--- flow/design.v ---
module cordic_step ( clock, ce, sin_in, cos_in, angle_in, t_angle, atan,
sin_out, cos_out, angle_out, t_angle_out );
parameter integer step = 0;  
parameter integer W = 12;  
input clock, ce;
input signed [W-1:0] sin_in, cos_in, angle_in, t_angle, atan;
output reg signed [W-1:0] sin_out, cos_out, angle_out, t_angle_out;
always @ (posedge clock)
begin
if( ce == 1'b1 )
begin
if(t_angle >= angle_in)
begin
cos_out <= cos_in - (sin_in >>> step);
sin_out <= ((cos_in >>> step) + sin_in);
angle_out <= angle_in + atan;
end
else if (t_angle < angle_in)
begin
cos_out <= cos_in + (sin_in >>> step);
sin_out <= -(cos_in >>> step) + sin_in;
angle_out <= angle_in - atan;
end
t_angle_out <= t_angle;
end  
end
endmodule
module mul_Kn(clock, ce, value_in, value_out, t_angle );
parameter integer W = 12;  
parameter FXP_SHIFT = 10;  
input clock, ce;
input signed[W-1:0] value_in, t_angle;
output reg signed[W-1:0] value_out;
reg signed [2*W-1:0] val, val_0, val_2, val_4, val_5, val_7, val_7_9_d, val_9;  
reg signed [2*W-1:0] val_0_2, val_4_5, val_7_9, val_0_2_4_5, val_0_2_4_5_7_9;  
always @ (posedge clock)
begin
if( ce == 1'b1 )
begin
val = value_in; val_0 <= val; val_2 <= val << 2; val_4 <= val << 4;
val_5 <= val << 5; val_7 <= val << 7; val_9 <= val << 9;
val_0_2 <= val_0 - val_2; val_4_5 <= val_4 - val_5; val_7_9 <= val_7 + val_9;
val_0_2_4_5 <= val_0_2 + val_4_5;
val_7_9_d <= val_7_9;  
val_0_2_4_5_7_9 = val_0_2_4_5 + val_7_9_d;
value_out <= val_0_2_4_5_7_9 >>> FXP_SHIFT;
end
end
endmodule
module cordic_pipeline_rtl( clock, reset, ce, angle_in, sin_out, cos_out, valid_out );
parameter integer W = 12;  
parameter FXP_MUL = 1024;  
parameter PIPE_LATENCY = 15;  
input clock, reset, ce;
input signed [W-1:0] angle_in;  
output signed [W-1:0] sin_out, cos_out;
output valid_out;
wire signed [11:0] atan[0:10];  
assign atan[0] = 12'sd804;
assign atan[1] = 12'sd475;
assign atan[2] = 12'sd251;
assign atan[3] = 12'sd127;
assign atan[4] = 12'sd64;
assign atan[5] = 12'sd32;
assign atan[6] = 12'sd16;
assign atan[7] = 12'sd8;
assign atan[8] = 12'sd4;
assign atan[9] = 12'sd2;
assign atan[10] = 12'sd1;
wire signed [W-1:0] sin_tab [0:11];
wire signed [W-1:0] cos_tab [0:11];
wire signed [W-1:0] t_angle_tab [0:11];  
wire signed [W-1:0] angle_tab [0:11];
reg unsigned [4:0] valid_cnt;  
always@(posedge clock)
begin
if ( reset == 1'b0 )
valid_cnt <= PIPE_LATENCY;  
else
if( ( valid_cnt != 0 ) && ( ce == 1'b1 ) )
valid_cnt <= valid_cnt - 1;  
end
assign valid_out = ( valid_cnt == 0 )? 1'b1 : 1'b0;  
assign cos_tab[0] = 1.0 * FXP_MUL;
assign sin_tab[0] = 0;
assign angle_tab[0] = 0;
assign t_angle_tab[0] = angle_in;
cordic_step #(0) cordic_step_0 ( clock, ce, sin_tab[0], cos_tab[0], angle_tab[0], t_angle_tab[0], atan[0],
sin_tab[1], cos_tab[1], angle_tab[1], t_angle_tab[1] );
cordic_step #(1) cordic_step_1 ( clock, ce, sin_tab[1], cos_tab[1], angle_tab[1], t_angle_tab[1], atan[1],
sin_tab[2], cos_tab[2], angle_tab[2], t_angle_tab[2] );
cordic_step #(2) cordic_step_2 ( clock, ce, sin_tab[2], cos_tab[2], angle_tab[2], t_angle_tab[2], atan[2],
sin_tab[3], cos_tab[3], angle_tab[3], t_angle_tab[3] );
cordic_step #(3) cordic_step_3 ( clock, ce, sin_tab[3], cos_tab[3], angle_tab[3], t_angle_tab[3], atan[3],
sin_tab[4], cos_tab[4], angle_tab[4], t_angle_tab[4] );
cordic_step #(4) cordic_step_4 ( clock, ce, sin_tab[4], cos_tab[4], angle_tab[4], t_angle_tab[4], atan[4],
sin_tab[5], cos_tab[5], angle_tab[5], t_angle_tab[5] );
cordic_step #(5) cordic_step_5 ( clock, ce, sin_tab[5], cos_tab[5], angle_tab[5], t_angle_tab[5], atan[5],
sin_tab[6], cos_tab[6], angle_tab[6], t_angle_tab[6] );
cordic_step #(6) cordic_step_6 ( clock, ce, sin_tab[6], cos_tab[6], angle_tab[6], t_angle_tab[6], atan[6],
sin_tab[7], cos_tab[7], angle_tab[7], t_angle_tab[7] );
cordic_step #(7) cordic_step_7 ( clock, ce, sin_tab[7], cos_tab[7], angle_tab[7], t_angle_tab[7], atan[7],
sin_tab[8], cos_tab[8], angle_tab[8], t_angle_tab[8] );
cordic_step #(8) cordic_step_8 ( clock, ce, sin_tab[8], cos_tab[8], angle_tab[8], t_angle_tab[8], atan[8],
sin_tab[9], cos_tab[9], angle_tab[9], t_angle_tab[9] );
cordic_step #(9) cordic_step_9 ( clock, ce, sin_tab[9], cos_tab[9], angle_tab[9], t_angle_tab[9], atan[9],
sin_tab[10], cos_tab[10], angle_tab[10], t_angle_tab[10] );
cordic_step #(10)cordic_step_10( clock, ce, sin_tab[10], cos_tab[10], angle_tab[10], t_angle_tab[10],
atan[10], sin_tab[11], cos_tab[11], angle_tab[11], t_angle_tab[11] );
mul_Kn mul_Kn_sin ( clock, ce, sin_tab[11], sin_out, t_angle_tab[11] );
mul_Kn mul_Kn_cos ( clock, ce, cos_tab[11], cos_out, t_angle_tab[11] );
endmodule
--- flow/run.sh ---
#!/bin/bash
# the make line also repeats each setting of config.mk as NAME=value (left out here)
make -C /OpenROAD-flow-scripts/flow DESIGN_CONFIG=/design/flow/config.mk WORK_HOME=/design/flow/orfs CLKGATE_MAP_FILE= finish
--- flow/config.mk ---
export PLATFORM = sky130hd
export DESIGN_NAME = cordic_pipeline_rtl
export DESIGN_NICKNAME = cordic_pipeline_rtl
export VERILOG_FILES = /design/flow/design.v
export SDC_FILE = /design/flow/constraint.sdc
export NUM_CORES = 4
export LEC_CHECK = 0
export ABC_AREA = 1
export CAP_MARGIN = 35
export CELL_PAD_IN_SITES_GLOBAL_PLACEMENT = 2
export CORE_MARGIN = 3
export CORE_UTILIZATION = 19
export CTS_CLUSTER_DIAMETER = 378
export CTS_CLUSTER_SIZE = 11
export GPL_TIMING_DRIVEN = 0
export HOLD_SLACK_MARGIN = -0.02
export MIN_ROUTING_LAYER = met2
export SETUP_SLACK_MARGIN = 0.77
export SLEW_MARGIN = 15
export TNS_END_PERCENT = 20
--- flow/constraint.sdc ---
create_clock -name core_clock -period 3.41 [get_ports {clock}]
set_input_delay 0.6820 -clock core_clock [delete_from_list [all_inputs] [get_ports {clock}]]
set_output_delay 0.6820 -clock core_clock [all_outputs]
set_load 0.01 [all_outputs]
==> results.yml, run 1 <==
# physical design summary
setup_path:
  cp.arrival_ns: 4.12
  cp-start-kind: "flop"
  worst_path_largest_cell_delay_ns: 0.44
  worstPathMaxFanout: 5
  setup.worst_path.end: "cordic_step_5.sin_out[9]$_DFFE_PP_"
  crit_chain: "inv_2 -> ha_4 -> a21oi_2 -> o21ai_2 -> nand2_1 -> o2111ai_2 -> or2_4 -> nand2_8 -> inv_4 -> clkbuf_16 -> o21ai_2 -> xor2_1 -> inv_1 -> ha_4 -> a21oi_4 -> o21ai_2 -> a21oi_2 -> nor2_1 -> o21ai_1 -> nand2_1 -> buf_4 -> buf_6 -> buf_6 -> xor2_1"
  timing.reg2reg.worst_path_depth: 24
  critPathMostFrequentCell: "o21ai_2"
  worst-r2r-setup-slack_ns: -0.28
  regToRegEndpoint: "cordic_step_5.sin_out[9]$_DFFE_PP_"
  timing.critical_path.depth: 24
  r2r_start: "cordic_step_4.angle_out[5]$_DFFE_PP_"
  worst-path-buf-inv: 7
  timing.critical_path.max_delay_family: "AND-OR/OR-AND gates"
  worst_setup_path_end_kind: "flop"
  crit_required_ns: 3.84
  worst-setup-path-type: "reg2reg"
  timing.critical_path.slowest_stage_cell: "edfxtp_1"
  crit_path_start: "cordic_step_4.angle_out[5]$_DFFE_PP_"
synthesis:
  synth_warnings: 15
  synth-area-yosys_mm2: 0.0358
  compound_area_frac: 0.0841
  yosys.area.top_type_share: 0.496
  topCombFamilyByArea: "adder cells"
  yosys.area_share.simple: 0.102
  top_cells_by_area: "edfxtp_1 (50%), ha_1 (16%), xor2_1 (6.5%)"
  synth_seq_share: 0.499
  ys_cells: 3367
  synth_cells: 3367
  syn_area_per_cell_um2: 10.6
  yosys.cell_count.top_type: "edfxtp_1"
  postSynth.topFlopCell: "edfxtp_1"
  yosysUniqueCellTypes: 47
  mux_share: 0
  synthArstFlopShare: 0
  mapped_nets: 3866
  adder_area_share: 0.175
  top_cells_by_count: "edfxtp_1 (591), nand2_1 (507), inv_1 (499), ha_1 (455), a21oi_1 (310)"
  syn-cell-area_mm2: 0.0358
  synthXorXnorAreaFrac: 0.0840
  number_of_flops_mapped_to_enable_cells_by_yosys: 591
  yosys.area.top_type: "edfxtp_1"
  yosys_register_bits: 596
detailed_routing:
  detail_route.wl_per_cell_um: 12.2
  initialDrtViolationCount: 2995
  route.detailed.drc: 0
  totalWireLength_mm: 77.0
  ant_nets: 0
  total_iterations_of_the_first_detailed_routing_run: 6
  num_vias: 32925
  vias_per_cell: 5.21
placement:
  gp_congestion: 0.755
  placed_area_mm2: 0.0401
  dpl.hpwl_mm: 53.2
  dp_cells: 5896
  place.port_buffers: 39
final_layout:
  design.final.nets: 4318
  syn2layout_area_growth_pct: 35.2
  finish.cell_count_without_fillers: 6318
  finish.instance_area_mm2: 0.0484
  layout.filler_cells: 19484
flow_run:
  warning_count: 66
  drv_cap: 0
hold_path:
  hold_crit_endpoint: "cordic_step_0.t_angle_out[10]$_DFFE_PP_"
  min-delay-path-class: "in2reg"
  min_delay_startpoint: "ce"
  holdPathStages: 1
global_routing:
  groute.layer.met1.usage: 0
  global_route.peak_usage_layer: "met2"
  global_route.usage.total: 0.117
  first_global_vias: 36516
  grt_first_pass_wirelength_mm: 123
  gr-usage-met2: 0.154
  use_met3: 0.145
  grt_antenna_before_repair: 0
  gr-total-overflow: 0
  pin_count_of_the_biggest_net_entering_global_routing: 112
cts:
  clk_pin_slew_worst_paths_ns: 0.06
  cts.hold.buffers_added: 0
  max-clock-path-buffers: 3
  clock_tree_from_tritoncts: "built"
  h-tree-depth: 2
  cts.sink_count: 596
  clk_latency_ns: 0.71
  cts_root_cell: "clkbuf_16"
  cts_inserted_buffers: 60
final_timing:
  worstMarginPinSlew_ns: 0.780
  rsz0062_at_grt: "yes"
  report.final.slew_viol_count: 0
  timing.max_slew.rel_slack: 0.480
  layout_worst_path_cycle_share: 1.08
  finalClockSkew_ns: 0.0624
  setup-violations-final: 27
  min_period_ns: 3.69
  fmaxAchievable_mhz: 271
  final_critical_path_setup_slack_ns: -0.281
  report.final.hold_viol_count: 0
run_status:
  run_status: "complete, but fails checks"
  violations: "setup timing"
floorplanning:
  floorplan.die.width_um: 440
  die_h_um: 440
  core_mm2: 0.186
  pin_count: 40
  fp.dieArea_mm2: 0.194
  initCoreUtil: 0.192
  placementRows: 158
[final cells by class]
cell class / instances / area [um2] / share of cell area
well taps: 2480 / 3100 / 0.0642
flip-flops and latches: 596 / 17800 / 0.369
clock inverters: 4 / 87.6 / 0.00181
repair buffers: 390 / 3660 / 0.0757
clock buffers: 76 / 1560 / 0.0323
plain buffers: 26 / 238 / 0.00492
diodes: 1 / 2.50 / 0.0000517
multi-input cells: 2245 / 19900 / 0.412
inverters: 500 / 1960 / 0.0405
[per-stage QoR]
step | setup slack, ns | setup TNS, ns | hold slack (ns) | utilization
2_1_floorplan | -0.000238 | -0.000238 | 0.400 | -
3_3_place_gp | -11.11 | -6064.77 | 0.401 | 0.214
4_1_cts | -0.364 | -4.23 | 0.325 | 0.246
6_report | -0.281 | -3.04 | 0.366 | 0.260
5_1_grt | -0.529 | -12.59 | 0.345 | 0.260
3_5_place_dp | -0.614 | -23.67 | 0.405 | 0.216
[layer usage]
layer | routed length (um) | vias to the layer above
met5 | 0 | -
met4 | 3190 | 0
li1 | - | 12339
met1 | 0 | 12426
met2 | 47200 | 7837
met3 | 26600 | 323
[what timing repair did]
action	CTS	global route
endpoints found under the setup margin	266	289
buffers inserted	225	111
pin swaps	222	266
gates resized	460	353
cloned	4	1
==> run 2: changes to the inputs <==
CAP_MARGIN = 20   (was 35)
CELL_PAD_IN_SITES_GLOBAL_PLACEMENT = unset   (was 2)
CORE_ASPECT_RATIO = 0.5   (was unset)
CORE_MARGIN = 2   (was 3)
CORE_UTILIZATION = 72   (was 19)
CTS_CLUSTER_DIAMETER = 365   (was 378)
CTS_CLUSTER_SIZE = 97   (was 11)
GPL_TIMING_DRIVEN = unset   (was 0)
HOLD_SLACK_MARGIN = unset   (was -0.02)
MIN_ROUTING_LAYER = unset   (was met2)
PLACE_DENSITY = 0.36   (was unset)
SETUP_SLACK_MARGIN = 0.45   (was 0.77)
SLEW_MARGIN = 20   (was 15)
TNS_END_PERCENT = unset   (was 20)
clock period = 2.43 ns   (was 3.41 ns; I/O delays follow)
==> run 2 against run 1 <==
Effect of this change: the run now fails in 4_1_cts; die area is 73% lower; synthesized cell count stayed put; synthesized area unchanged.
==> results.yml, run 2 <==
# implementation run metrics
run_status:
  run_status: "did not finish"
  step_where_the_flow_halted: "4_1_cts"
  first-error: "[ERROR DPL-0038] Utilization greater than 100%, impossible to legalize"
synthesis:
  synth_warnings: 15
  synthArstFlopShare: 0
  postSynth.topFlopCell: "edfxtp_1"
  yosys.cell_count.top_type: "edfxtp_1"
  yosys.area_share.simple: 0.102
  synth_seq_share: 0.499
  yosys.area.top_type: "edfxtp_1"
  yosys.area.top_type_share: 0.496
  mapped_nets: 3866
  yosysUniqueCellTypes: 47
  top_cells_by_area: "edfxtp_1 (50%), ha_1 (16%), xor2_1 (6.5%)"
  topCombFamilyByArea: "adder cells"
  syn_area_per_cell_um2: 10.6
  mux_share: 0
  synthXorXnorAreaFrac: 0.0840
  synth-area-yosys_mm2: 0.0358
  number_of_flops_mapped_to_enable_cells_by_yosys: 591
  adder_area_share: 0.175
  yosys_register_bits: 596
  top_cells_by_count: "edfxtp_1 (591), nand2_1 (507), inv_1 (499), ha_1 (455), a21oi_1 (310)"
  compound_area_frac: 0.0841
  synth_cells: 3367
  ys_cells: 3367
  syn-cell-area_mm2: 0.0358
placement:
  gp_congestion: 0.908
  dp_cells: 4788
  place.port_buffers: 39
  dpl.hpwl_mm: 63.3
  dp_worst_slack_ns: -1.37
floorplanning:
  floorplan.die.width_um: 319
  placementRows: 57
  die_h_um: 162
  fp.dieArea_mm2: 0.0516
  initCoreUtil: 0.733
  pin_count: 40
  core_mm2: 0.0488
-- run 2: stage by stage --
stage	instance area, um2	TNS, ns
2_1_floorplan	37600	-70.89
3_3_place_gp	44500	-115.56
3_5_place_dp	44500	-155.32
==> run 3: changes to the inputs <==
CORE_ASPECT_RATIO = unset   (was 0.5)
CTS_CLUSTER_DIAMETER = 27   (was 365)
CTS_CLUSTER_SIZE = 44   (was 97)
PLACE_DENSITY = unset   (was 0.36)
PLACE_DENSITY_LB_ADDON = 0.28   (was unset)
SETUP_SLACK_MARGIN = 0.18   (was 0.45)
clock period = 3.64 ns   (was 2.43 ns; I/O delays follow)
==> run 3 against run 2 <==
Effect of this change: the flow stops in 5_1_grt; die area is 0.21% lower; synthesized area stayed put; synthesized cell count stayed put.
==> results.yml, run 3 <==
# implementation run metrics
run_status:
  run_status: "did not finish"
  step_where_the_flow_halted: "5_1_grt"
  first-error: "[ERROR DPL-0038] Utilization greater than 100%, impossible to legalize"
placement:
  dpl.hpwl_mm: 53.8
  dp_worst_slack_ns: -0.318
  dp_cells: 4215
  gp_congestion: 0.908
  placed_area_mm2: 0.0384
  place.port_buffers: 39
synthesis:
  synth-area-yosys_mm2: 0.0358
  postSynth.topFlopCell: "edfxtp_1"
  number_of_flops_mapped_to_enable_cells_by_yosys: 591
  yosys.cell_count.top_type: "edfxtp_1"
  mapped_nets: 3866
  mux_share: 0
  syn-cell-area_mm2: 0.0358
  compound_area_frac: 0.0841
  syn_area_per_cell_um2: 10.6
  topCombFamilyByArea: "adder cells"
  yosys_register_bits: 596
  synthXorXnorAreaFrac: 0.0840
  yosys.area.top_type_share: 0.496
  yosys.area.top_type: "edfxtp_1"
  ys_cells: 3367
  synthArstFlopShare: 0
  top_cells_by_count: "edfxtp_1 (591), nand2_1 (507), inv_1 (499), ha_1 (455), a21oi_1 (310)"
  synth_cells: 3367
  yosys.area_share.simple: 0.102
  yosysUniqueCellTypes: 47
  adder_area_share: 0.175
  top_cells_by_area: "edfxtp_1 (50%), ha_1 (16%), xor2_1 (6.5%)"
  synth_warnings: 15
  synth_seq_share: 0.499
floorplanning:
  floorplan.die.width_um: 227
  initCoreUtil: 0.731
  fp.dieArea_mm2: 0.0515
  core_mm2: 0.0490
  pin_count: 40
  die_h_um: 227
  placementRows: 81
cts:
  h-tree-depth: 4
  cts_inserted_buffers: 134
  max-clock-path-buffers: 3
  cts_root_cell: "clkbuf_16"
  cts.hold.buffers_added: 0
  cts.sink_count: 596
-- run 3: stage by stage --
step	util	TNS (ns)
after floorplan	-	0
after global placement	0.784	-0.338
after detailed placement	0.784	-5.38
after CTS	0.927	-0.0439
-- run 3: what timing repair did --
action | in CTS
gates cloned | 3
gates resized | 413
setup buffers | 101
endpoints found under the setup margin | 113
pin swaps | 146
==> run 4: changes to the inputs <==
ABC_AREA = unset   (was 1)
CELL_PAD_IN_SITES_GLOBAL_PLACEMENT = 2   (was unset)
CORE_ASPECT_RATIO = 0.6   (was unset)
CORE_MARGIN = 4   (was 2)
CORE_UTILIZATION = 60   (was 72)
CTS_CLUSTER_DIAMETER = unset   (was 27)
CTS_CLUSTER_SIZE = unset   (was 44)
GPL_TIMING_DRIVEN = 0   (was unset)
PLACE_DENSITY_LB_ADDON = 0.13   (was 0.28)
SETUP_SLACK_MARGIN = 0.66   (was 0.18)
clock period = 3.04 ns   (was 3.64 ns; I/O delays follow)
==> run 4 against run 3 <==
Effect of this change: synthesized area fell by 1.1%; synthesized cell count fell by 12%; die area rose by 22%; the flow stops in 3_3_place_gp.
==> results.yml, run 4 <==
# implementation run metrics
run_status:
  run_status: "did not finish"
  step_where_the_flow_halted: "3_3_place_gp"
  first-error: "[ERROR FLW-0024] Place density exceeds 1.0 (current PLACE_DENSITY_LB_ADDON =  0.13). Please check if the value of  PLACE_DENSITY_LB_ADDON is between 0 and 0.99."
synthesis:
  mux_share: 0.00615
  yosys.area.top_type: "edfxtp_1"
  yosys.area.top_type_share: 0.502
  yosys.area_share.simple: 0.0726
  yosysUniqueCellTypes: 98
  yosys_register_bits: 596
  synth-area-yosys_mm2: 0.0354
  adder_area_share: 0.178
  top_cells_by_area: "edfxtp_1 (50%), ha_1 (16%), xnor2_1 (5.9%)"
  synthArstFlopShare: 0
  mapped_nets: 3474
  synth_seq_share: 0.505
  compound_area_frac: 0.114
  number_of_flops_mapped_to_enable_cells_by_yosys: 591
  syn_area_per_cell_um2: 11.9
  top_cells_by_count: "edfxtp_1 (591), ha_1 (455), inv_1 (347), xnor2_1 (240), nor2_1 (200)"
  syn-cell-area_mm2: 0.0354
  postSynth.topFlopCell: "edfxtp_1"
  yosys.cell_count.top_type: "edfxtp_1"
  synth_cells: 2975
  synthXorXnorAreaFrac: 0.0826
  synth_warnings: 15
  topCombFamilyByArea: "adder cells"
  ys_cells: 2975
floorplanning:
  placementRows: 68
  fp.dieArea_mm2: 0.0630
  core_mm2: 0.0579
  die_h_um: 196
  pin_count: 40
  floorplan.die.width_um: 321
  initCoreUtil: 0.611
==> run 5: changes to the inputs <==
ABC_AREA = 1   (was unset)
CELL_PAD_IN_SITES_GLOBAL_PLACEMENT = unset   (was 2)
CORE_ASPECT_RATIO = unset   (was 0.6)
CORE_MARGIN = 2   (was 4)
CORE_UTILIZATION = 72   (was 60)
CTS_CLUSTER_SIZE = 44   (was unset)
GPL_TIMING_DRIVEN = unset   (was 0)
PLACE_DENSITY = 0.35   (was unset)
PLACE_DENSITY_LB_ADDON = unset   (was 0.13)
SETUP_SLACK_MARGIN = -0.24   (was 0.66)
clock period = 3.42 ns   (was 3.04 ns; I/O delays follow)
==> run 5 against run 4 <==
Effect of this change: now fails the layout checks on setup timing; die area fell by 18%; synthesized cell count up 13%; synthesized area increased by 1.1%.
==> results.yml, run 5 <==
# physical design summary
run_status:
  run_status: "complete, but fails checks"
  violations: "setup timing"
global_routing:
  global_route.usage.total: 0.307
  first_global_vias: 26962
  grt_first_pass_wirelength_mm: 125
  grt_antenna_before_repair: 0
  pin_count_of_the_biggest_net_entering_global_routing: 77
  gr-total-overflow: 0
hold_path:
  min-delay-path-class: "reg2reg"
  hold_crit_endpoint: "mul_Kn_sin.val_7_9_d[9]$_DFFE_PP_"
  holdPathStages: 0
  min_delay_startpoint: "mul_Kn_sin.val_7_9[9]$_DFFE_PP_"
final_layout:
  syn2layout_area_growth_pct: 20.4
  logic_area_mm2: 0.0173
  seqCellArea_mm2: 0.0178
  design.final.nets: 4297
  layout.filler_cells: 2150
synthesis:
  top_cells_by_area: "edfxtp_1 (50%), ha_1 (16%), xor2_1 (6.5%)"
  syn_area_per_cell_um2: 10.6
  syn-cell-area_mm2: 0.0358
  synthArstFlopShare: 0
  ys_cells: 3367
  adder_area_share: 0.175
  number_of_flops_mapped_to_enable_cells_by_yosys: 591
  yosys.cell_count.top_type: "edfxtp_1"
  synth_cells: 3367
  yosys_register_bits: 596
  compound_area_frac: 0.0841
  synthXorXnorAreaFrac: 0.0840
  mux_share: 0
  top_cells_by_count: "edfxtp_1 (591), nand2_1 (507), inv_1 (499), ha_1 (455), a21oi_1 (310)"
  yosys.area.top_type: "edfxtp_1"
  synth_seq_share: 0.499
  synth-area-yosys_mm2: 0.0358
  yosys.area.top_type_share: 0.496
  synth_warnings: 15
  topCombFamilyByArea: "adder cells"
  yosys.area_share.simple: 0.102
  postSynth.topFlopCell: "edfxtp_1"
  mapped_nets: 3866
  yosysUniqueCellTypes: 47
final_timing:
  timing.max_slew.rel_slack: 0.465
  layout_worst_path_cycle_share: 1.18
  fmaxAchievable_mhz: 248
  report.final.slew_viol_count: 0
  report.final.hold_viol_count: 0
  rsz0062_at_grt: "yes"
  min_period_ns: 4.04
  worstMarginPinSlew_ns: 0.803
  holdWs_ns: 0.417
  setup-violations-final: 84
  finalClockSkew_ns: 0.0504
  final_critical_path_setup_slack_ns: -0.620
detailed_routing:
  totalWireLength_mm: 87.5
  ant_nets: 0
  antenna-diode-count: 0
  initialDrtViolationCount: 2029
  detail_route.wl_per_cell_um: 19.4
  vias_per_cell: 5.93
  route.detailed.drc: 0
  num_vias: 26747
  total_iterations_of_the_first_detailed_routing_run: 5
setup_path:
  timing.critical_path.max_delay_family: "AND-OR/OR-AND gates"
  timing.critical_path.depth: 16
  critPathMostFrequentCell: "o21ai_0"
  worstPathMaxFanout: 7
  worst_setup_path_end_kind: "flop"
  crit_required_ns: 3.80
  worst_path_largest_cell_delay_ns: 0.49
  r2r_start: "cordic_step_6.t_angle_out[11]$_DFFE_PP_"
  regToRegEndpoint: "cordic_step_7.cos_out[11]$_DFFE_PP_"
  timing.reg2reg.worst_path_depth: 16
  timing.critical_path.slowest_stage_cell: "o21ai_0"
  crit_chain: "ha_4 -> nand2_2 -> nor2_1 -> nand3_2 -> o2111ai_2 -> or2_4 -> nand2_8 -> buf_4 -> o21ai_0 -> ha_1 -> a21oi_1 -> o21ai_0 -> nand2_1 -> o2111ai_1 -> xor2_1 -> xnor2_1"
  worst-path-buf-inv: 1
  setup.worst_path.end: "cordic_step_7.cos_out[11]$_DFFE_PP_"
  worst-setup-path-type: "reg2reg"
  cp-start-kind: "flop"
  worst-r2r-setup-slack_ns: -0.62
  cp.arrival_ns: 4.43
  crit_path_start: "cordic_step_6.t_angle_out[11]$_DFFE_PP_"
placement:
  dp_worst_slack_ns: -0.479
  place.port_buffers: 39
  dpl.hpwl_mm: 54.6
  gp_congestion: 0.942
cts:
  cts.sink_count: 596
  cts.hold.buffers_added: 0
  cts_inserted_buffers: 60
  cts_root_cell: "clkbuf_16"
  clk_latency_ns: 0.68
  max-clock-path-buffers: 3
  h-tree-depth: 2
  clk_pin_slew_worst_paths_ns: 0.06
  clock_tree_from_tritoncts: "built"
floorplanning:
  pin_count: 40
  fp.dieArea_mm2: 0.0515
  die_h_um: 227
  floorplan.die.width_um: 227
  core_mm2: 0.0490
  initCoreUtil: 0.731
  placementRows: 81
flow_run:
  drv_cap: 0
  warning_count: 65
## run 5: final cells by class
class	count	area share
timing repair buffer	395	0.0742
sequential	596	0.414
clock inverter	42	0.0103
tap	664	0.0193
inverter	500	0.0438
clock buffer	68	0.0358
multi-input combinational	2245	0.402
## run 5: through the flow
stage / utilization / instances / setup TNS [ns] / area [um2]
final: 0.880 / 4510 / -15.17 / 43100
after global routing: 0.880 / 4510 / -29.72 / 43100
after CTS: 0.855 / 4485 / -9.18 / 41800
after detailed placement: 0.803 / 4356 / -14.61 / 39300
after global placement: 0.803 / 4356 / -4.81 / 39300
after floorplan: - / 3367 / -2.48 / 35800
## run 5: routing by layer
| metal | GRT usage | part of all wire | vias up |
|---|---|---|---|
| met1 | 0.299 | 0.34 | 12693 |
| met5 | 0 | 0 | - |
| li1 | - | - | 12401 |
| met3 | 0.0426 | 0.051 | 473 |
| met4 | 0.178 | 0.074 | 0 |
| met2 | 0.608 | 0.54 | 1180 |
## run 5: repair_timing
action                                  CTS  global route
gates cloned                              1             0
setup buffers                            20            26
gates resized                           105           249
endpoints found under the setup margin   39            88
pin swaps                                33            87
==> run 6: changes to the inputs <==
ABC_AREA = unset   (was 1)
CORE_UTILIZATION = 40   (was 72)
CTS_CLUSTER_SIZE = unset   (was 44)
PLACE_DENSITY = unset   (was 0.35)
SETUP_SLACK_MARGIN = unset   (was -0.24)
clock period = 5.44 ns   (was 3.42 ns; I/O delays follow)
==> run 6 against run 5 <==
Effect of this change: the run now finishes clean; utilization down 43 points; worst hold slack better by 0.00074 ns; die area up 76%; critical path type unchanged; critical endpoint is now cordic_step_6.sin_out[10]$_DFFE_PP_; largest cell class unchanged.
==> results.yml, run 6 <==
# physical design summary
global_routing:
  grt_first_pass_wirelength_mm: 97.7
  gr-total-overflow: 0
  global_route.usage.total: 0.130
  pin_count_of_the_biggest_net_entering_global_routing: 129
  grt_antenna_before_repair: 0
  first_global_vias: 21074
setup_path:
  worst-path-buf-inv: 1
  setup.worst_path.end: "cordic_step_6.sin_out[10]$_DFFE_PP_"
  cp-start-kind: "flop"
  cp.arrival_ns: 4.96
  timing.reg2reg.worst_path_depth: 19
  worst-setup-path-type: "reg2reg"
  r2r_start: "cordic_step_5.angle_out[1]$_DFFE_PP_"
  worst_path_largest_cell_delay_ns: 0.43
  worst_setup_path_end_kind: "flop"
  crit_chain: "inv_1 -> ha_1 -> a21o_1 -> a21o_1 -> a21o_1 -> a211oi_1 -> o21ai_0 -> and2_0 -> mux2_2 -> fa_1 -> a21o_1 -> a21oi_1 -> o21ai_0 -> a21oi_1 -> o21bai_1 -> a21oi_1 -> o21bai_1 -> a21oi_1 -> xnor2_1"
  timing.critical_path.max_delay_family: "AND-OR/OR-AND gates"
  worstPathMaxFanout: 7
  timing.critical_path.depth: 19
  timing.critical_path.slowest_stage_cell: "fa_1"
  crit_path_start: "cordic_step_5.angle_out[1]$_DFFE_PP_"
  regToRegEndpoint: "cordic_step_6.sin_out[10]$_DFFE_PP_"
  crit_required_ns: 5.80
  worst-r2r-setup-slack_ns: 0.84
cts:
  cts_root_cell: "clkbuf_16"
  h-tree-depth: 3
  post_cts.repair.setup_buffers: 0
  clk_latency_ns: 0.62
  clock_tree_from_tritoncts: "built"
  clk_pin_slew_worst_paths_ns: 0.06
  cts.hold.buffers_added: 0
  cts_inserted_buffers: 70
  cts.sink_count: 596
  cts_resized: 0
  max-clock-path-buffers: 3
placement:
  gp_congestion: 0.832
  dpl.hpwl_mm: 42.8
  placed_area_mm2: 0.0372
  dp_cells: 4158
  place.port_buffers: 39
final_timing:
  report.final.slew_viol_count: 0
  worstMarginPinSlew_ns: 0.780
  report.final.hold_viol_count: 0
  min_period_ns: 4.60
  finalClockSkew_ns: 0.0363
  layout_worst_path_cycle_share: 0.846
  timing.max_slew.rel_slack: 0.480
  setup-violations-final: 0
  rsz0062_at_grt: "no"
  fmaxAchievable_mhz: 217
  setup-tns-final_ns: 0
synthesis:
  ys_cells: 2975
  yosys.area.top_type_share: 0.502
  yosysUniqueCellTypes: 98
  synth_cells: 2975
  yosys_register_bits: 596
  yosys.cell_count.top_type: "edfxtp_1"
  synth-area-yosys_mm2: 0.0354
  synth_seq_share: 0.505
  synthArstFlopShare: 0
  compound_area_frac: 0.114
  top_cells_by_area: "edfxtp_1 (50%), ha_1 (16%), xnor2_1 (5.9%)"
  number_of_flops_mapped_to_enable_cells_by_yosys: 591
  syn-cell-area_mm2: 0.0354
  topCombFamilyByArea: "adder cells"
  postSynth.topFlopCell: "edfxtp_1"
  syn_area_per_cell_um2: 11.9
  synthXorXnorAreaFrac: 0.0826
  yosys.area.top_type: "edfxtp_1"
  yosys.area_share.simple: 0.0726
  mapped_nets: 3474
  mux_share: 0.00615
  adder_area_share: 0.178
  synth_warnings: 15
  top_cells_by_count: "edfxtp_1 (591), ha_1 (455), inv_1 (347), xnor2_1 (240), nor2_1 (200)"
floorplanning:
  die_h_um: 301
  initCoreUtil: 0.402
  pin_count: 40
  fp.dieArea_mm2: 0.0908
  core_mm2: 0.0880
  floorplan.die.width_um: 301
  placementRows: 109
hold_path:
  min_delay_startpoint: "mul_Kn_sin.val_7_9[13]$_DFFE_PP_"
  holdPathStages: 0
  min-delay-path-class: "reg2reg"
  hold_crit_endpoint: "mul_Kn_sin.val_7_9_d[13]$_DFFE_PP_"
detailed_routing:
  antenna-diode-count: 0
  initialDrtViolationCount: 749
  num_vias: 20809
  detail_route.wl_per_cell_um: 13.3
  ant_nets: 0
  route.detailed.drc: 0
  vias_per_cell: 4.86
  total_iterations_of_the_first_detailed_routing_run: 5
  totalWireLength_mm: 57.1
final_layout:
  logic_area_mm2: 0.0161
  design.final.nets: 3564
  layout.filler_cells: 8008
  utilization: 0.449
  syn2layout_area_growth_pct: 11.7
  seqCellArea_mm2: 0.0178
  finish.cell_count_without_fillers: 4286
  finish.instance_area_mm2: 0.0395
flow_run:
  warning_count: 64
  drv_cap: 0
run_status:
  run_status: "finished clean"
## run 6: cell type report
type                            instances  share of cell area
Sequential cell                       596               0.452
Clock inverter                         41              0.0113
Timing Repair Buffer                   55              0.0143
Clock buffer                           87              0.0460
Multi-Input combinational cell       1990               0.406
Inverter                              352              0.0334
Tap cell                             1165              0.0369
## run 6: through the flow
| stage | setup slack (ns) | hold slack, ns |
|---|---|---|
| 2_1_floorplan | 1.16 | 0.400 |
| 3_3_place_gp | 0.809 | 0.401 |
| 3_5_place_dp | 0.767 | 0.405 |
| 4_1_cts | 0.714 | 0.418 |
| 5_1_grt | 0.397 | 0.423 |
| 6_report | 0.839 | 0.417 |
## run 6: per-layer routing
metal | share of wire | vias to the layer above | track usage
li1 | - | 10884 | -
met1 | 0.41 | 9583 | 0.138
met5 | 0 | - | 0
met2 | 0.53 | 221 | 0.250
met3 | 0.032 | 121 | 0.0228
met4 | 0.035 | 0 | 0.0560
==> run 7: changes to the inputs <==
CORE_UTILIZATION = 68   (was 40)
CTS_CLUSTER_DIAMETER = 362   (was unset)
CTS_CLUSTER_SIZE = 24   (was unset)
HOLD_SLACK_MARGIN = 0.3   (was unset)
SETUP_SLACK_MARGIN = 0.32   (was unset)
clock period = 1.98 ns   (was 5.44 ns; I/O delays follow)
==> run 7 against run 6 <==
Effect of this change: the run now fails in 5_1_grt; synthesized area unchanged; synthesized cell count unchanged; die area decreased by 41%.
==> results.yml, run 7 <==
# implementation run metrics
cts:
  cts_root_cell: "clkbuf_16"
  h-tree-depth: 1
  cts.sink_count: 596
  max-clock-path-buffers: 3
  cts_inserted_buffers: 28
synthesis:
  synth_seq_share: 0.505
  topCombFamilyByArea: "adder cells"
  synth_warnings: 15
  top_cells_by_count: "edfxtp_1 (591), ha_1 (455), inv_1 (347), xnor2_1 (240), nor2_1 (200)"
  number_of_flops_mapped_to_enable_cells_by_yosys: 591
  mux_share: 0.00615
  adder_area_share: 0.178
  postSynth.topFlopCell: "edfxtp_1"
  synth_cells: 2975
  yosys.area.top_type_share: 0.502
  yosysUniqueCellTypes: 98
  mapped_nets: 3474
  synth-area-yosys_mm2: 0.0354
  compound_area_frac: 0.114
  yosys_register_bits: 596
  ys_cells: 2975
  syn_area_per_cell_um2: 11.9
  yosys.area_share.simple: 0.0726
  synthArstFlopShare: 0
  yosys.cell_count.top_type: "edfxtp_1"
  yosys.area.top_type: "edfxtp_1"
  synthXorXnorAreaFrac: 0.0826
  syn-cell-area_mm2: 0.0354
  top_cells_by_area: "edfxtp_1 (50%), ha_1 (16%), xnor2_1 (5.9%)"
floorplanning:
  placementRows: 83
  fp.dieArea_mm2: 0.0539
  core_mm2: 0.0514
  die_h_um: 232
  pin_count: 40
  initCoreUtil: 0.688
  floorplan.die.width_um: 232
placement:
  place.port_buffers: 39
  dpl.hpwl_mm: 64.9
  gp_congestion: 0.944
  dp_worst_slack_ns: -2.17
run_status:
  run_status: "did not finish"
  first-error: "[ERROR GRT-0232] Routing congestion too high. Check the congestion heatmap in the GUI."
  step_where_the_flow_halted: "5_1_grt"
global_routing:
  global_route.usage.total: 1.02
  gr-total-overflow: 5554
==> run 7: metal layers <==
layer  GRT usage  GRT overflow
met3       0.704            35
met2        1.40          4452
met1       0.887            44
met4        1.16          1023
met5       0.281             0
==> run 7: stage by stage <==
stage / hold WS [ns] / cell area [um2] / cells
after floorplan: 0.400 / 36800 / 2975
after global placement: 0.401 / 44300 / 4500
after detailed placement: 0.405 / 44300 / 4500
after CTS: 0.300 / 47600 / 4705
==> run 7: timing repair <==
item / in CTS
buffers inserted: 155
gates cloned: 1
hold buffers: 7
endpoints found under the setup margin: 380
pin swaps: 193
resized: 272
endpoints found under the hold margin: 24
==> run 8: changes to the inputs <==
ABC_AREA = 1   (was unset)
CORE_ASPECT_RATIO = 0.5   (was unset)
CORE_UTILIZATION = 72   (was 68)
CTS_CLUSTER_DIAMETER = 365   (was 362)
CTS_CLUSTER_SIZE = 97   (was 24)
HOLD_SLACK_MARGIN = unset   (was 0.3)
PLACE_DENSITY = 0.36   (was unset)
SETUP_SLACK_MARGIN = 0.78   (was 0.32)
clock period = 2.63 ns   (was 1.98 ns; I/O delays follow)
==> run 8 against run 7 <==
Effect of this change: the run again fails in 5_1_grt; synthesized cell count up 13%; synthesized area up 1.1%; die area down 4.2%.
==> results.yml, run 8 <==
# implementation run metrics
synthesis:
  synth_seq_share: 0.499
  top_cells_by_count: "edfxtp_1 (591), nand2_1 (507), inv_1 (499), ha_1 (455), a21oi_1 (310)"
  synth_cells: 3367
  ys_cells: 3367
  mapped_nets: 3866
  synth_warnings: 15
  adder_area_share: 0.175
  yosys.area.top_type: "edfxtp_1"
  number_of_flops_mapped_to_enable_cells_by_yosys: 591
  mux_share: 0
  yosys.cell_count.top_type: "edfxtp_1"
  syn_area_per_cell_um2: 10.6
  postSynth.topFlopCell: "edfxtp_1"
  yosys.area_share.simple: 0.102
  top_cells_by_area: "edfxtp_1 (50%), ha_1 (16%), xor2_1 (6.5%)"
  syn-cell-area_mm2: 0.0358
  synthXorXnorAreaFrac: 0.0840
  topCombFamilyByArea: "adder cells"
  yosysUniqueCellTypes: 47
  synthArstFlopShare: 0
  synth-area-yosys_mm2: 0.0358
  compound_area_frac: 0.0841
  yosys_register_bits: 596
  yosys.area.top_type_share: 0.496
floorplanning:
  pin_count: 40
  core_mm2: 0.0488
  floorplan.die.width_um: 319
  die_h_um: 162
  fp.dieArea_mm2: 0.0516
  initCoreUtil: 0.733
  placementRows: 57
cts:
  cts_root_cell: "clkbuf_16"
  h-tree-depth: 1
  max-clock-path-buffers: 3
  cts_inserted_buffers: 10
  cts.sink_count: 596
run_status:
  run_status: "did not finish"
  first-error: "[ERROR DPL-0038] Utilization greater than 100%, impossible to legalize"
  step_where_the_flow_halted: "5_1_grt"
placement:
  placed_area_mm2: 0.0436
  dpl.hpwl_mm: 60.3
  gp_congestion: 0.914
  dp_worst_slack_ns: -1.09
  place.port_buffers: 39
[run 8: what timing repair did]
item,in CTS
setup buffers,142
hold buffers,0
pin swaps,282
resized,442
setup endpoints to repair,364
cloned,0
[run 8: metrics by stage]
| step | TNS, ns | hold slack, ns | std cells | utilization |
|---|---|---|---|---|
| floorplan | -38.53 | 0.400 | 3367 | - |
| global placement | -74.06 | 0.401 | 4734 | 0.894 |
| detailed placement | -111.17 | 0.405 | 4734 | 0.894 |
| CTS | -101.63 | 0.334 | 4890 | 0.964 |
==> run 9: changes to the inputs <==
ABC_AREA = unset   (was 1)
CELL_PAD_IN_SITES_GLOBAL_PLACEMENT = 1   (was unset)
CORE_ASPECT_RATIO = unset   (was 0.5)
CORE_UTILIZATION = 44   (was 72)
CTS_CLUSTER_DIAMETER = unset   (was 365)
CTS_CLUSTER_SIZE = unset   (was 97)
GPL_ROUTABILITY_DRIVEN = 1   (was unset)
GPL_TIMING_DRIVEN = 0   (was unset)
HOLD_SLACK_MARGIN = 0.09   (was unset)
MIN_ROUTING_LAYER = met2   (was unset)
PLACE_DENSITY = unset   (was 0.36)
PLACE_DENSITY_LB_ADDON = 0.14   (was unset)
SETUP_SLACK_MARGIN = unset   (was 0.78)
SLEW_MARGIN = 30   (was 20)
clock period = 4.91 ns   (was 2.63 ns; I/O delays follow)
==> run 9 against run 8 <==
Effect of this change: the run now finishes clean; synthesized area down 1.1%; synthesized cell count is 12% lower; die area up 60%.
==> results.yml, run 9 <==
# physical design summary
setup_path:
  regToRegEndpoint: "cordic_step_8.cos_out[10]$_DFFE_PP_"
  timing.critical_path.depth: 22
  timing.critical_path.max_delay_family: "AND-OR/OR-AND gates"
  crit_required_ns: 5.26
  cp-start-kind: "flop"
  r2r_start: "cordic_step_7.angle_out[1]$_DFFE_PP_"
  setup.worst_path.end: "cordic_step_8.cos_out[10]$_DFFE_PP_"
  worst_path_largest_cell_delay_ns: 0.39
  worst-r2r-setup-slack_ns: 0.24
  timing.reg2reg.worst_path_depth: 22
  worstPathMaxFanout: 10
  crit_path_start: "cordic_step_7.angle_out[1]$_DFFE_PP_"
  worst-path-buf-inv: 3
  worst-setup-path-type: "reg2reg"
  timing.critical_path.slowest_stage_cell: "a2111oi_2"
  cp.arrival_ns: 5.01
  worst_setup_path_end_kind: "flop"
  crit_chain: "inv_1 -> ha_1 -> a21o_1 -> a21o_1 -> a2111oi_2 -> nor4b_1 -> o21ai_1 -> a31o_4 -> buf_4 -> inv_1 -> nor2_1 -> xnor2_1 -> ha_1 -> a21o_1 -> a21oi_2 -> o21ai_0 -> a21oi_1 -> o21ai_0 -> a21oi_1 -> o21bai_1 -> a21oi_1 -> xnor2_1"
final_timing:
  rsz0062_at_grt: "yes"
  timing.max_slew.rel_slack: 0.509
  fmaxAchievable_mhz: 214
  report.final.slew_viol_count: 0
  final_critical_path_setup_slack_ns: 0.244
  layout_worst_path_cycle_share: 0.950
  report.final.hold_viol_count: 0
  worstMarginPinSlew_ns: 0.730
  holdWs_ns: 0.392
  finalClockSkew_ns: 0.0309
  min_period_ns: 4.67
  setup-violations-final: 0
placement:
  dp_worst_slack_ns: -0.592
  gp_congestion: 0.888
  dpl.hpwl_mm: 49.1
  placed_area_mm2: 0.0373
  place.port_buffers: 39
floorplanning:
  initCoreUtil: 0.446
  floorplan.die.width_um: 288
  die_h_um: 288
  fp.dieArea_mm2: 0.0827
  pin_count: 40
  core_mm2: 0.0793
  placementRows: 103
synthesis:
  synthArstFlopShare: 0
  yosys.area.top_type: "edfxtp_1"
  yosys_register_bits: 596
  postSynth.topFlopCell: "edfxtp_1"
  mux_share: 0.00615
  top_cells_by_count: "edfxtp_1 (591), ha_1 (455), inv_1 (347), xnor2_1 (240), nor2_1 (200)"
  adder_area_share: 0.178
  yosysUniqueCellTypes: 98
  yosys.area_share.simple: 0.0726
  topCombFamilyByArea: "adder cells"
  top_cells_by_area: "edfxtp_1 (50%), ha_1 (16%), xnor2_1 (5.9%)"
  compound_area_frac: 0.114
  ys_cells: 2975
  synth-area-yosys_mm2: 0.0354
  yosys.cell_count.top_type: "edfxtp_1"
  synth_cells: 2975
  number_of_flops_mapped_to_enable_cells_by_yosys: 591
  mapped_nets: 3474
  syn_area_per_cell_um2: 11.9
  syn-cell-area_mm2: 0.0354
  synth_warnings: 15
  yosys.area.top_type_share: 0.502
  synth_seq_share: 0.505
  synthXorXnorAreaFrac: 0.0826
global_routing:
  pin_count_of_the_biggest_net_entering_global_routing: 84
  global_route.usage.total: 0.239
  first_global_vias: 32016
  grt_first_pass_wirelength_mm: 107
  grt_antenna_before_repair: 0
  gr-total-overflow: 0
cts:
  max-clock-path-buffers: 3
  h-tree-depth: 3
  clock_tree_from_tritoncts: "built"
  clk_pin_slew_worst_paths_ns: 0.06
  cts_root_cell: "clkbuf_16"
  clk_latency_ns: 0.62
  cts.sink_count: 596
  cts_inserted_buffers: 70
final_layout:
  design.final.nets: 3597
  finish.instance_area_mm2: 0.0397
  syn2layout_area_growth_pct: 12.3
detailed_routing:
  num_vias: 29610
  total_iterations_of_the_first_detailed_routing_run: 9
  vias_per_cell: 7.05
  antenna-diode-count: 0
  detailroute.wirelength.met3_mm: 20.1
  route.top_layer_used: "met4"
  route.detailed.drc: 0
  met2WireLength_mm: 40.2
  initialDrtViolationCount: 4340
  totalWireLength_mm: 65.3
  met1Wirelength_um: 0
  ant_nets: 0
  detail_route.wl_per_cell_um: 15.6
hold_path:
  holdPathStages: 0
  min_delay_startpoint: "cordic_step_10.cos_out[7]$_DFFE_PP_"
  min-delay-path-class: "reg2reg"
  hold_crit_endpoint: "mul_Kn_cos.val_7[14]$_DFFE_PP_"
flow_run:
  warning_count: 61
  drv_cap: 0
run_status:
  run_status: "finished clean"
==> run 9: repair_timing <==
item,4_1_cts,5_1_grt
setup buffers,0,3
hold endpoints to repair,0,0
pin swaps,0,5
hold buffers,0,0
endpoints found under the setup margin,43,36
gates resized,19,39
==> run 9: area by class of cell <==
cell class	instances	area (um2)
fillers	6908	39500
clock inverters	36	345
clock buffers	86	1850
multi-input cells	1990	16200
inverters	352	1320
well taps	1050	1310
flip-flops and latches	596	17800
repair buffers	52	656
plain buffers	36	193
==> run 9: routing by layer <==
| metal | up-vias | GRT usage |
|---|---|---|
| li1 | 10840 | - |
| met1 | 10915 | - |
| met2 | 7227 | 0.336 |
| met3 | 628 | 0.257 |
| met4 | 0 | 0.0518 |
| met5 | - | 0.000581 |
==> run 9: stage by stage <==
step	util	TNS (ns)	std cells
4_1_cts	0.499	0	4195
3_3_place_gp	0.468	-5160.82	4064
2_1_floorplan	-	0	2975
6_report	0.501	0	4198
5_1_grt	0.501	-0.155	4198
3_5_place_dp	0.471	-8.26	4074
==> run 10: changes to the inputs <==
ABC_AREA = 1   (was unset)
CELL_PAD_IN_SITES_GLOBAL_PLACEMENT = 0   (was 1)
CORE_UTILIZATION = 72   (was 44)
GPL_ROUTABILITY_DRIVEN = unset   (was 1)
HOLD_SLACK_MARGIN = 0.23   (was 0.09)
MIN_ROUTING_LAYER = unset   (was met2)
PLACE_DENSITY_LB_ADDON = 0.12   (was 0.14)
SETUP_SLACK_MARGIN = 0.83   (was unset)
SLEW_MARGIN = 20   (was 30)
clock period = 2.8 ns   (was 4.91 ns; I/O delays follow)
==> run 10 against run 9 <==
Effect of this change: the flow now stops in 5_1_grt; synthesized cell count is 13% higher; synthesized area is 1.1% higher; die area is 38% lower.
==> results.yml, run 10 <==
# implementation run metrics
synthesis:
  synthArstFlopShare: 0
  synth_warnings: 15
  synth-area-yosys_mm2: 0.0358
  postSynth.topFlopCell: "edfxtp_1"
  yosys.area.top_type: "edfxtp_1"
  adder_area_share: 0.175
  topCombFamilyByArea: "adder cells"
  synth_cells: 3367
  yosysUniqueCellTypes: 47
  yosys.area.top_type_share: 0.496
  top_cells_by_area: "edfxtp_1 (50%), ha_1 (16%), xor2_1 (6.5%)"
  compound_area_frac: 0.0841
  number_of_flops_mapped_to_enable_cells_by_yosys: 591
  mapped_nets: 3866
  syn-cell-area_mm2: 0.0358
  ys_cells: 3367
  syn_area_per_cell_um2: 10.6
  mux_share: 0
  yosys.area_share.simple: 0.102
  synthXorXnorAreaFrac: 0.0840
  yosys_register_bits: 596
  yosys.cell_count.top_type: "edfxtp_1"
  top_cells_by_count: "edfxtp_1 (591), nand2_1 (507), inv_1 (499), ha_1 (455), a21oi_1 (310)"
  synth_seq_share: 0.499
floorplanning:
  core_mm2: 0.0490
  fp.dieArea_mm2: 0.0515
  initCoreUtil: 0.731
  floorplan.die.width_um: 227
  die_h_um: 227
  placementRows: 81
  pin_count: 40
run_status:
  first-error: "[ERROR GRT-0232] Routing congestion too high. Check the congestion heatmap in the GUI."
  step_where_the_flow_halted: "5_1_grt"
  run_status: "did not finish"
cts:
  max-clock-path-buffers: 3
  h-tree-depth: 2
  cts.sink_count: 596
  cts_inserted_buffers: 61
  cts_root_cell: "clkbuf_16"
placement:
  dp_cells: 4079
  place.port_buffers: 39
  gp_congestion: 0.924
  placed_area_mm2: 0.0386
  dpl.hpwl_mm: 53.5
global_routing:
  global_route.usage.total: 1.04
  gr-total-overflow: 5762
-- run 10: per-layer routing --
metal | global-route usage | GRT overflow
met1 | 0.882 | 47
met3 | 0.754 | 58
met5 | 0.455 | 4
met4 | 1.17 | 1003
met2 | 1.44 | 4650
-- run 10: through the flow --
step	worst slack [ns]	TNS [ns]	utilization	hold WS [ns]
detailed placement	-1.35	-94.44	0.789	0.405
CTS	-0.892	-58.70	0.928	0.415
global placement	-10.28	-5613.48	0.784	0.400
floorplan	-0.610	-20.11	-	0.400
-- run 10: repair_timing --
item	CTS
hold buffers	1
setup endpoints to repair	408
resized	532
buffers inserted	296
hold endpoints to repair	3
gates cloned	3
pin swaps	337
==> run 11: changes to the inputs <==
ABC_AREA = unset   (was 1)
SETUP_SLACK_MARGIN = unset   (was 0.83)
clock period = 4.15 ns   (was 2.8 ns; I/O delays follow)
==> run 11 against run 10 <==
Effect of this change: now fails the layout checks on setup timing; synthesized cell count fell by 12%; synthesized area fell by 1.1%; die area fell by 1.1%.
==> results.yml, run 11 <==
# physical design summary
synthesis:
  yosys.area.top_type_share: 0.502
  synthXorXnorAreaFrac: 0.0826
  yosys.area_share.simple: 0.0726
  topCombFamilyByArea: "adder cells"
  syn-cell-area_mm2: 0.0354
  postSynth.topFlopCell: "edfxtp_1"
  top_cells_by_area: "edfxtp_1 (50%), ha_1 (16%), xnor2_1 (5.9%)"
  syn_area_per_cell_um2: 11.9
  synth-area-yosys_mm2: 0.0354
  yosys.cell_count.top_type: "edfxtp_1"
  synth_cells: 2975
  compound_area_frac: 0.114
  mapped_nets: 3474
  ys_cells: 2975
  yosys_register_bits: 596
  mux_share: 0.00615
  yosys.area.top_type: "edfxtp_1"
  adder_area_share: 0.178
  synth_warnings: 15
  synthArstFlopShare: 0
  number_of_flops_mapped_to_enable_cells_by_yosys: 591
  top_cells_by_count: "edfxtp_1 (591), ha_1 (455), inv_1 (347), xnor2_1 (240), nor2_1 (200)"
  yosysUniqueCellTypes: 98
  synth_seq_share: 0.505
final_timing:
  layout_worst_path_cycle_share: 1.02
  report.final.slew_viol_count: 0
  holdWs_ns: 0.417
  timing.max_slew.rel_slack: 0.482
  min_period_ns: 4.21
  fmaxAchievable_mhz: 237
  setup-tns-final_ns: -0.214
  setup-violations-final: 5
  worstMarginPinSlew_ns: 0.770
  finalClockSkew_ns: 0.0138
  final_critical_path_setup_slack_ns: -0.0649
  rsz0062_at_grt: "yes"
  report.final.hold_viol_count: 0
setup_path:
  timing.critical_path.max_delay_family: "AND-OR/OR-AND gates"
  worst-setup-path-type: "reg2reg"
  crit_path_start: "cordic_step_2.t_angle_out[9]$_DFFE_PP_"
  worstPathMaxFanout: 4
  worst-r2r-setup-slack_ns: -0.06
  worst_path_largest_cell_delay_ns: 0.55
  timing.reg2reg.worst_path_depth: 19
  cp-start-kind: "flop"
  timing.critical_path.slowest_stage_cell: "or4b_4"
  worst_setup_path_end_kind: "flop"
  timing.critical_path.depth: 19
  cp.arrival_ns: 4.56
  crit_chain: "ha_1 -> nand3_2 -> nor3_1 -> or4b_4 -> nor2_2 -> o211ai_1 -> o221ai_2 -> buf_8 -> clkinvlp_4 -> buf_4 -> ha_1 -> inv_1 -> o21ai_0 -> a21oi_1 -> o21bai_1 -> a21oi_2 -> o21bai_1 -> a21oi_2 -> xnor2_1"
  crit_required_ns: 4.50
  worst-path-buf-inv: 4
  regToRegEndpoint: "cordic_step_3.angle_out[10]$_DFFE_PP_"
  r2r_start: "cordic_step_2.t_angle_out[9]$_DFFE_PP_"
  setup.worst_path.end: "cordic_step_3.angle_out[10]$_DFFE_PP_"
cts:
  clock_tree_from_tritoncts: "built"
  clk_latency_ns: 0.59
  h-tree-depth: 3
  cts_root_cell: "clkbuf_16"
  cts_inserted_buffers: 66
  cts.sink_count: 596
  cts.hold.buffers_added: 0
  clk_pin_slew_worst_paths_ns: 0.06
  max-clock-path-buffers: 3
global_routing:
  grt_first_pass_wirelength_mm: 111
  first_global_vias: 24032
  global_route.usage.total: 0.273
  pin_count_of_the_biggest_net_entering_global_routing: 89
  gr-total-overflow: 0
  grt_antenna_before_repair: 0
detailed_routing:
  ant_nets: 0
  vias_per_cell: 5.89
  route.detailed.drc: 0
  initialDrtViolationCount: 1233
  total_iterations_of_the_first_detailed_routing_run: 5
  detail_route.wl_per_cell_um: 18.5
  num_vias: 23085
  antenna-diode-count: 0
  totalWireLength_mm: 72.6
flow_run:
  warning_count: 61
  drv_cap: 0
final_layout:
  utilization: 0.842
  finish.cell_count_without_fillers: 3921
  syn2layout_area_growth_pct: 16.0
  design.final.nets: 3711
  layout.filler_cells: 2388
hold_path:
  hold_crit_endpoint: "mul_Kn_cos.val_7_9_d[14]$_DFFE_PP_"
  min-delay-path-class: "reg2reg"
  holdPathStages: 0
  min_delay_startpoint: "mul_Kn_cos.val_7_9[14]$_DFFE_PP_"
placement:
  place.port_buffers: 39
  dp_cells: 3687
  dp_worst_slack_ns: -1.27
  gp_congestion: 0.911
  dpl.hpwl_mm: 48.8
run_status:
  violations: "setup timing"
  run_status: "complete, but fails checks"
floorplanning:
  fp.dieArea_mm2: 0.0509
  pin_count: 40
  floorplan.die.width_um: 226
  initCoreUtil: 0.726
  die_h_um: 226
  placementRows: 81
  core_mm2: 0.0487
[run 11: metrics by stage]
stage / instance area (um2)
2_1_floorplan: 35400
3_3_place_gp: 36600
3_5_place_dp: 36800
4_1_cts: 39800
5_1_grt: 41000
6_report: 41000
[run 11: cell type report]
class,count,area [um2],share of cell area
Clock buffer,72,1740,0.0424
Inverter,352,1340,0.0327
Multi-Input combinational cell,1990,17000,0.415
Buffer,37,307,0.00747
Clock inverter,41,368,0.00897
Timing Repair Buffer,169,1570,0.0383
Tap cell,664,831,0.0202
Sequential cell,596,17800,0.435
[run 11: what timing repair did]
item	in CTS	in global routing
pin swaps	49	122
endpoints found under the setup margin	111	48
setup buffers	47	74
resized	143	160
gates cloned	0	2
[run 11: routing by layer]
metal	global-route usage	routed length [um]	up-vias
li1	-	-	11160
met1	0.263	25400	11092
met2	0.548	41100	573
met3	0.0412	2440	260
met4	0.147	3550	0
met5	0	0	-
==> run 12: changes to the inputs <==
CELL_PAD_IN_SITES_GLOBAL_PLACEMENT = unset   (was 0)
CTS_CLUSTER_SIZE = 15   (was unset)
GPL_TIMING_DRIVEN = unset   (was 0)
HOLD_SLACK_MARGIN = unset   (was 0.23)
PLACE_DENSITY_LB_ADDON = 0.25   (was 0.12)
SETUP_SLACK_MARGIN = -0.24   (was unset)
clock period = 3.52 ns   (was 4.15 ns; I/O delays follow)
==> run 12 against run 11 <==
Effect of this change: the run now fails in 5_1_grt; synthesized cell count unchanged; die area unchanged; synthesized area unchanged.
==> results.yml, run 12 <==
# implementation run metrics
run_status:
  run_status: "did not finish"
  step_where_the_flow_halted: "5_1_grt"
synthesis:
  yosys.cell_count.top_type: "edfxtp_1"
  synth_seq_share: 0.505
  adder_area_share: 0.178
  postSynth.topFlopCell: "edfxtp_1"
  synth_warnings: 15
  number_of_flops_mapped_to_enable_cells_by_yosys: 591
  yosysUniqueCellTypes: 98
  syn-cell-area_mm2: 0.0354
  syn_area_per_cell_um2: 11.9
  yosys.area.top_type_share: 0.502
  top_cells_by_area: "edfxtp_1 (50%), ha_1 (16%), xnor2_1 (5.9%)"
  mux_share: 0.00615
  topCombFamilyByArea: "adder cells"
  synthArstFlopShare: 0
  synth-area-yosys_mm2: 0.0354
  yosys_register_bits: 596
  mapped_nets: 3474
  synthXorXnorAreaFrac: 0.0826
  synth_cells: 2975
  compound_area_frac: 0.114
  yosys.area.top_type: "edfxtp_1"
  top_cells_by_count: "edfxtp_1 (591), ha_1 (455), inv_1 (347), xnor2_1 (240), nor2_1 (200)"
  yosys.area_share.simple: 0.0726
  ys_cells: 2975
cts:
  h-tree-depth: 2
  cts.hold.buffers_added: 0
  cts.sink_count: 596
  cts_root_cell: "clkbuf_16"
  max-clock-path-buffers: 3
  cts_inserted_buffers: 60
floorplanning:
  die_h_um: 226
  initCoreUtil: 0.726
  fp.dieArea_mm2: 0.0509
  floorplan.die.width_um: 226
  core_mm2: 0.0487
  placementRows: 81
  pin_count: 40
placement:
  dpl.hpwl_mm: 53.0
  dp_cells: 4049
  gp_congestion: 0.891
  placed_area_mm2: 0.0397
  place.port_buffers: 39
-- run 12: what timing repair did --
action,CTS
endpoints found under the setup margin,90
resized,220
setup buffers,150
pin swaps,192
gates cloned,1
-- run 12: through the flow --
| stage | hold slack (ns) | setup WS (ns) |
|---|---|---|
| after floorplan | 0.400 | -0.296 |
| after global placement | 0.401 | -0.669 |
| after detailed placement | 0.405 | -0.883 |
| after CTS | 0.415 | -0.596 |
==> run 13: changes to the inputs <==
CORE_ASPECT_RATIO = 0.59   (was unset)
CORE_UTILIZATION = 45   (was 72)
CTS_CLUSTER_SIZE = unset   (was 15)
GPL_ROUTABILITY_DRIVEN = 1   (was unset)
GPL_TIMING_DRIVEN = 1   (was unset)
MIN_ROUTING_LAYER = met2   (was unset)
PLACE_DENSITY_LB_ADDON = 0.19   (was 0.25)
SETUP_SLACK_MARGIN = 0.06   (was -0.24)
SLEW_MARGIN = 10   (was 20)
TNS_END_PERCENT = 65   (was unset)
clock period = 2.43 ns   (was 3.52 ns; I/O delays follow)
==> run 13 against run 12 <==
Effect of this change: the layout now fails its checks (setup timing); synthesized cell count is the same; die area grew 59%; synthesized area unchanged.
==> results.yml, run 13 <==
# physical design summary
global_routing:
  first_global_vias: 39800
  grt_antenna_before_repair: 0
  grt_first_pass_wirelength_mm: 132
  gr-total-overflow: 0
  global_route.usage.total: 0.302
  pin_count_of_the_biggest_net_entering_global_routing: 110
cts:
  max-clock-path-buffers: 3
  cts_inserted_buffers: 59
  cts.sink_count: 596
  cts_root_cell: "clkbuf_16"
  cts.hold.buffers_added: 0
  clk_latency_ns: 0.67
  h-tree-depth: 2
  clock_tree_from_tritoncts: "built"
  clk_pin_slew_worst_paths_ns: 0.07
synthesis:
  yosys_register_bits: 596
  compound_area_frac: 0.114
  mux_share: 0.00615
  topCombFamilyByArea: "adder cells"
  yosys.area_share.simple: 0.0726
  yosys.area.top_type_share: 0.502
  adder_area_share: 0.178
  synth-area-yosys_mm2: 0.0354
  yosys.area.top_type: "edfxtp_1"
  mapped_nets: 3474
  postSynth.topFlopCell: "edfxtp_1"
  syn_area_per_cell_um2: 11.9
  ys_cells: 2975
  yosys.cell_count.top_type: "edfxtp_1"
  synth_seq_share: 0.505
  synthArstFlopShare: 0
  syn-cell-area_mm2: 0.0354
  synth_cells: 2975
  top_cells_by_count: "edfxtp_1 (591), ha_1 (455), inv_1 (347), xnor2_1 (240), nor2_1 (200)"
  top_cells_by_area: "edfxtp_1 (50%), ha_1 (16%), xnor2_1 (5.9%)"
  number_of_flops_mapped_to_enable_cells_by_yosys: 591
  synth_warnings: 15
  yosysUniqueCellTypes: 98
  synthXorXnorAreaFrac: 0.0826
final_layout:
  finish.cell_count_without_fillers: 5106
  design.final.nets: 4515
  syn2layout_area_growth_pct: 41.6
hold_path:
  holdPathStages: 1
  min_delay_startpoint: "ce"
  hold_crit_endpoint: "cordic_step_0.angle_out[9]$_SDFFCE_PP1P_"
  min-delay-path-class: "in2reg"
detailed_routing:
  antenna-diode-count: 0
  total_iterations_of_the_first_detailed_routing_run: 7
  num_vias: 35283
  initialDrtViolationCount: 4688
  totalWireLength_mm: 83.2
  vias_per_cell: 6.91
  detail_route.wl_per_cell_um: 16.3
  route.detailed.drc: 0
  ant_nets: 0
setup_path:
  timing.critical_path.slowest_stage_cell: "edfxtp_1"
  worst-setup-path-type: "reg2reg"
  worst_path_largest_cell_delay_ns: 0.43
  r2r_start: "cordic_step_7.t_angle_out[1]$_DFFE_PP_"
  timing.reg2reg.worst_path_depth: 19
  cp-start-kind: "flop"
  crit_required_ns: 2.82
  worst-r2r-setup-slack_ns: -1.70
  crit_chain: "ha_4 -> a21o_1 -> a21o_1 -> a2111oi_4 -> nor4b_2 -> o21ai_2 -> a31o_2 -> buf_12 -> buf_8 -> o21ai_4 -> ha_4 -> a21o_1 -> a21oi_2 -> o21bai_1 -> a21oi_2 -> o21bai_1 -> nand4_1 -> a31oi_1 -> xnor3_1"
  crit_path_start: "cordic_step_7.t_angle_out[1]$_DFFE_PP_"
  worst-path-buf-inv: 2
  critPathMostFrequentCell: "a21o_1"
  timing.critical_path.max_delay_family: "AND-OR/OR-AND gates"
  cp.arrival_ns: 4.52
  setup.worst_path.end: "cordic_step_8.sin_out[11]$_DFFE_PP_"
  worstPathMaxFanout: 7
  worst_setup_path_end_kind: "flop"
  timing.critical_path.depth: 19
  regToRegEndpoint: "cordic_step_8.sin_out[11]$_DFFE_PP_"
floorplanning:
  placementRows: 78
  fp.dieArea_mm2: 0.0809
  die_h_um: 219
  initCoreUtil: 0.458
  pin_count: 40
  core_mm2: 0.0773
  floorplan.die.width_um: 369
final_timing:
  rsz0062_at_grt: "yes"
  holdWs_ns: 0.213
  fmaxAchievable_mhz: 242
  timing.max_slew.rel_slack: 0.580
  final_critical_path_setup_slack_ns: -1.70
  report.final.slew_viol_count: 0
  min_period_ns: 4.13
  worstMarginPinSlew_ns: 0.624
  setup-violations-final: 296
  finalClockSkew_ns: 0.0281
  report.final.hold_viol_count: 0
  layout_worst_path_cycle_share: 1.70
placement:
  place.port_buffers: 39
  gp_congestion: 0.870
  dp_cells: 4864
  dpl.hpwl_mm: 59.5
run_status:
  run_status: "complete, but fails checks"
  violations: "setup timing"
flow_run:
  drv_cap: 0
  warning_count: 65
run 13: cell type report:
type	instances	area, um2
Fill cell	5803	27200
Inverter	352	1380
Tap cell	1040	1300
Sequential cell	596	17800
Clock buffer	68	1510
Clock inverter	43	727
Multi-Input combinational cell	1990	19100
Timing Repair Buffer	1017	8250
run 13: timing repair:
action                                  CTS  global route
cloned                                    1             0
endpoints found under the setup margin  302           318
pin swaps                               149           252
resized                                 204           289
setup buffers                           127            88
run 13: metal layers:
layer	up-vias	share of wire	GRT usage
li1	12678	-	-
met1	12761	0	-
met2	9125	0.51	0.336
met3	701	0.43	0.441
met4	18	0.051	0.0438
met5	-	0.0074	0.0637
run 13: stage by stage:
stage / TNS (ns) / instance area, um2 / utilization / setup slack [ns]
final: -241.90 / 50100 / 0.648 / -1.70
after CTS: -225.31 / 48500 / 0.628 / -1.65
after global placement: -223.53 / 44400 / 0.575 / -1.83
after detailed placement: -240.83 / 44400 / 0.575 / -1.80
after floorplan: -135.35 / 36500 / - / -1.35
after global routing: -287.83 / 50100 / 0.648 / -1.93
